==> flow/design.v <==
module buck_v1_0 #(
  parameter model_data_width = 25,
  parameter model_decimal_width = 16
)(
  input aclk, 
  input resetn, 
  input clock_enable,
  input pwm, 
  input signed [model_data_width-1:0] input_voltage,
  input signed [model_data_width-1:0] period_inductor,
  input signed [model_data_width-1:0] period_capacitor,
  input signed [model_data_width-1:0] inverse_resistor,
  output reg signed [model_data_width-1:0] inductor_current,
  output signed [model_data_width-1:0] capacitor_current,
  output signed [model_data_width-1:0] output_current,
  output reg signed [model_data_width-1:0] output_voltage  
);
  wire signed [model_data_width-1:0] voltage_diff;  
  wire signed [(model_data_width*2)-1:0] voltage_diff_intl_2width;  
  wire signed [model_data_width-1:0] voltage_diff_intl;  
  wire signed [(model_data_width*2)-1:0] capacitor_current_intc_2width;  
  wire signed [model_data_width-1:0] capacitor_current_intc;  
  wire signed [(model_data_width*2)-1:0] output_current_2width;  
  assign voltage_diff = pwm? input_voltage - output_voltage: -output_voltage;
  assign voltage_diff_intl_2width = voltage_diff * period_inductor;
  assign voltage_diff_intl = voltage_diff_intl_2width >>> model_decimal_width;
  always @(posedge aclk)
    if (!resetn)
      inductor_current <= 0;
    else 
      if (clock_enable)
        inductor_current <= inductor_current + voltage_diff_intl;
  assign capacitor_current = inductor_current - output_current;
  assign capacitor_current_intc_2width = capacitor_current * period_capacitor;
  assign capacitor_current_intc = capacitor_current_intc_2width >>> model_decimal_width;
  always @(posedge aclk)
    if (!resetn)
      output_voltage <= 0;
    else 
      if (clock_enable)
        output_voltage <= output_voltage + capacitor_current_intc;
  assign output_current_2width = output_voltage * inverse_resistor;
  assign output_current = output_current_2width >>> model_decimal_width;
endmodule
Settings: LEC_CHECK=0, ABC_AREA=1, CAP_MARGIN=15, CORE_MARGIN=2, CORE_UTILIZATION=72, CTS_CLUSTER_DIAMETER=299, HOLD_SLACK_MARGIN=0.29, MAX_ROUTING_LAYER=met4, SETUP_SLACK_MARGIN=-1.36, SLEW_MARGIN=20; clock period 14.1 ns.
run.sh (not shown) runs the stock make flow with config.mk's settings and CLKGATE_MAP_FILE=.
The first run produced a layout that fails on setup timing.
Edit:
==> flow/config.mk (replaced) <==
export PLATFORM = sky130hd
export DESIGN_NAME = buck_v1_0
export DESIGN_NICKNAME = buck_v1_0
export VERILOG_FILES = /design/flow/design.v
export SDC_FILE = /design/flow/constraint.sdc
export NUM_CORES = 4
export LEC_CHECK = 0
export CAP_MARGIN = 20
export CORE_MARGIN = 2
export CORE_UTILIZATION = 40
export GPL_ROUTABILITY_DRIVEN = 0
export MAX_ROUTING_LAYER = met4
export SLEW_MARGIN = 20
==> flow/constraint.sdc (replaced) <==
create_clock -name core_clock -period 28.0 [get_ports {aclk}]
set_input_delay 5.6000 -clock core_clock [delete_from_list [all_inputs] [get_ports {aclk}]]
set_output_delay 5.6000 -clock core_clock [all_outputs]
set_load 0.01 [all_outputs]
With this change the flow went through all stages and came out clean.
Area after synthesis drops by about 4%.
Worst setup slack improves by 6400 ps.
Non-clock buffer count falls by 731.
Count of clock-buffer cells in the layout is unchanged.
Wire length came out lower by 23%.
First-iteration DRC count fell by about 60%.
Edit:
--- a/flow/config.mk
+++ b/flow/config.mk
@@ -9,5 +9,3 @@
 export CORE_MARGIN = 2
-export CORE_UTILIZATION = 40
-export GPL_ROUTABILITY_DRIVEN = 0
-export MAX_ROUTING_LAYER = met4
+export CORE_UTILIZATION = 11
 export SLEW_MARGIN = 20
==> flow/constraint.sdc (replaced) <==
create_clock -name core_clock -period 42.3 [get_ports {aclk}]
set_input_delay 8.4600 -clock core_clock [delete_from_list [all_inputs] [get_ports {aclk}]]
set_output_delay 8.4600 -clock core_clock [all_outputs]
set_load 0.01 [all_outputs]
Result: The changed run ran to the end with no violations. Design area increases by 10%. Via count is about the same. Wire length increases by 17%.
Edit:
--- a/flow/config.mk
+++ b/flow/config.mk
@@ -7,5 +7,7 @@
 export LEC_CHECK = 0
-export CAP_MARGIN = 20
+export CAP_MARGIN = 10
 export CORE_MARGIN = 2
-export CORE_UTILIZATION = 11
+export CORE_UTILIZATION = 71
+export CTS_CLUSTER_DIAMETER = 364
+export CTS_CLUSTER_SIZE = 41
 export SLEW_MARGIN = 20
==> flow/constraint.sdc (replaced) <==
create_clock -name core_clock -period 14.0 [get_ports {aclk}]
set_input_delay 2.8000 -clock core_clock [delete_from_list [all_inputs] [get_ports {aclk}]]
set_output_delay 2.8000 -clock core_clock [all_outputs]
set_load 0.01 [all_outputs]
The new run finished with setup timing left.
Count of clock-buffer cells in the layout is lower by 1.
Non-clock buffer count is higher by 730.
Register-to-register slack gets worse by 26000 ps.
Sequential share of layout area is about the same.
Cell area barely changes.
Global-route usage is higher by 34 points.

========
// buck_v1_0: RTL as listed in full above, without the edits since
==> flow/config.mk <==
export PLATFORM = sky130hd
export DESIGN_NAME = buck_v1_0
export DESIGN_NICKNAME = buck_v1_0
export VERILOG_FILES = /design/flow/design.v
export SDC_FILE = /design/flow/constraint.sdc
export NUM_CORES = 4
export LEC_CHECK = 0
export ABC_AREA = 1
export CAP_MARGIN = 20
export CORE_ASPECT_RATIO = 0.5
export CORE_MARGIN = 2
export CORE_UTILIZATION = 72
export CTS_CLUSTER_DIAMETER = 362
export CTS_CLUSTER_SIZE = 100
export PLACE_DENSITY = 0.35
export SETUP_SLACK_MARGIN = 1.49
export SLEW_MARGIN = 20
export TNS_END_PERCENT = 5
==> flow/constraint.sdc <==
create_clock -name core_clock -period 14.5 [get_ports {aclk}]
set_input_delay 2.9000 -clock core_clock [delete_from_list [all_inputs] [get_ports {aclk}]]
set_output_delay 2.9000 -clock core_clock [all_outputs]
set_load 0.01 [all_outputs]
The first run finished but fails on negative setup slack.
Then changed:
ABC_AREA = default   (was 1)
CORE_ASPECT_RATIO = default   (was 0.5)
CORE_UTILIZATION = 40   (was 72)
CTS_CLUSTER_DIAMETER = default   (was 362)
CTS_CLUSTER_SIZE = default   (was 100)
PLACE_DENSITY = default   (was 0.35)
SETUP_SLACK_MARGIN = default   (was 1.49)
TNS_END_PERCENT = default   (was 5)
clock period = 25.4 ns   (was 14.5 ns; I/O delays follow)
The new run completed without violations.
Via count went down by a quarter to a third.
Core utilization drops by 44 points.
Cell area is lower by roughly a tenth.
Worst setup slack gains 5.0 ns.
Die size grows by well over a third.
Critical path depth went down by 7.
Then changed:
CORE_UTILIZATION = 65   (was 40)
CTS_CLUSTER_DIAMETER = 362   (was default)
CTS_CLUSTER_SIZE = 100   (was default)
clock period = 42.3 ns   (was 25.4 ns; I/O delays follow)
Global-route usage grows by 12 points.
Sequential cell count does not change.
Wire length shrinks by 9.6%.
Hold slack gains 0.021 ns.
Cell area shrinks by 1.9%.
Die size shrinks by about 40%.
Cell count shrinks by 8.8%.
Synthesized area stays the same.
Then changed:
CORE_ASPECT_RATIO = 0.5   (was default)
CORE_UTILIZATION = 40   (was 65)
CTS_CLUSTER_DIAMETER = default   (was 362)
CTS_CLUSTER_SIZE = 11   (was 100)
clock period = 28.0 ns   (was 42.3 ns; I/O delays follow)
What happened: The new run completed with no timing, DRC or antenna violations; die area rises by 62%; design area rises by 1.8%; utilization falls by 26 points; worst setup slack loses 11 ns; clock skew falls by 0.0031 ns; critical path depth rises by 32; non-clock buffer count rises by 22; global-route usage falls by 12 points.
Then changed:
ABC_AREA = 1   (was default)
CELL_PAD_IN_SITES_GLOBAL_PLACEMENT = 2   (was default)
CORE_ASPECT_RATIO = default   (was 0.5)
CORE_MARGIN = 10   (was 2)
CTS_CLUSTER_DIAMETER = 391   (was default)
CTS_CLUSTER_SIZE = default   (was 11)
GPL_TIMING_DRIVEN = 0   (was default)
MAX_ROUTING_LAYER = met4   (was default)
TNS_END_PERCENT = 80   (was default)
=> The changed run passed the timing, DRC and antenna checks. Fmax drops by 1.6%. Hold slack degrades by 0.026 ns. Die area climbs by 12%. Synthesized cell count climbs by 19%. First-iteration DRC count climbs by 41%. Critical path depth climbs by 3. Final area climbs by 3.7%. Routed wire length climbs by 49%.
Then changed:
CELL_PAD_IN_SITES_DETAIL_PLACEMENT = 2   (was default)
CORE_MARGIN = 5   (was 10)
CTS_CLUSTER_SIZE = 47   (was default)
GPL_TIMING_DRIVEN = 1   (was 0)
clock period = 18.7 ns   (was 28.0 ns; I/O delays follow)
Result: Now the flow finished but failed the layout checks on negative setup slack. Worst setup slack gets worse by 3.4 ns. Hold slack gets better by 0.044 ns. Sequential share of layout area shrinks by 0.14 points. Area after synthesis stays the same. Clock-buffer cell count does not change. Critical path depth shrinks by 4. Final area grows by roughly a tenth. Utilization grows by 5.0 points. First-iteration DRC count shrinks by a quarter to a third. Register-to-register slack gets worse by 5.6 ns.
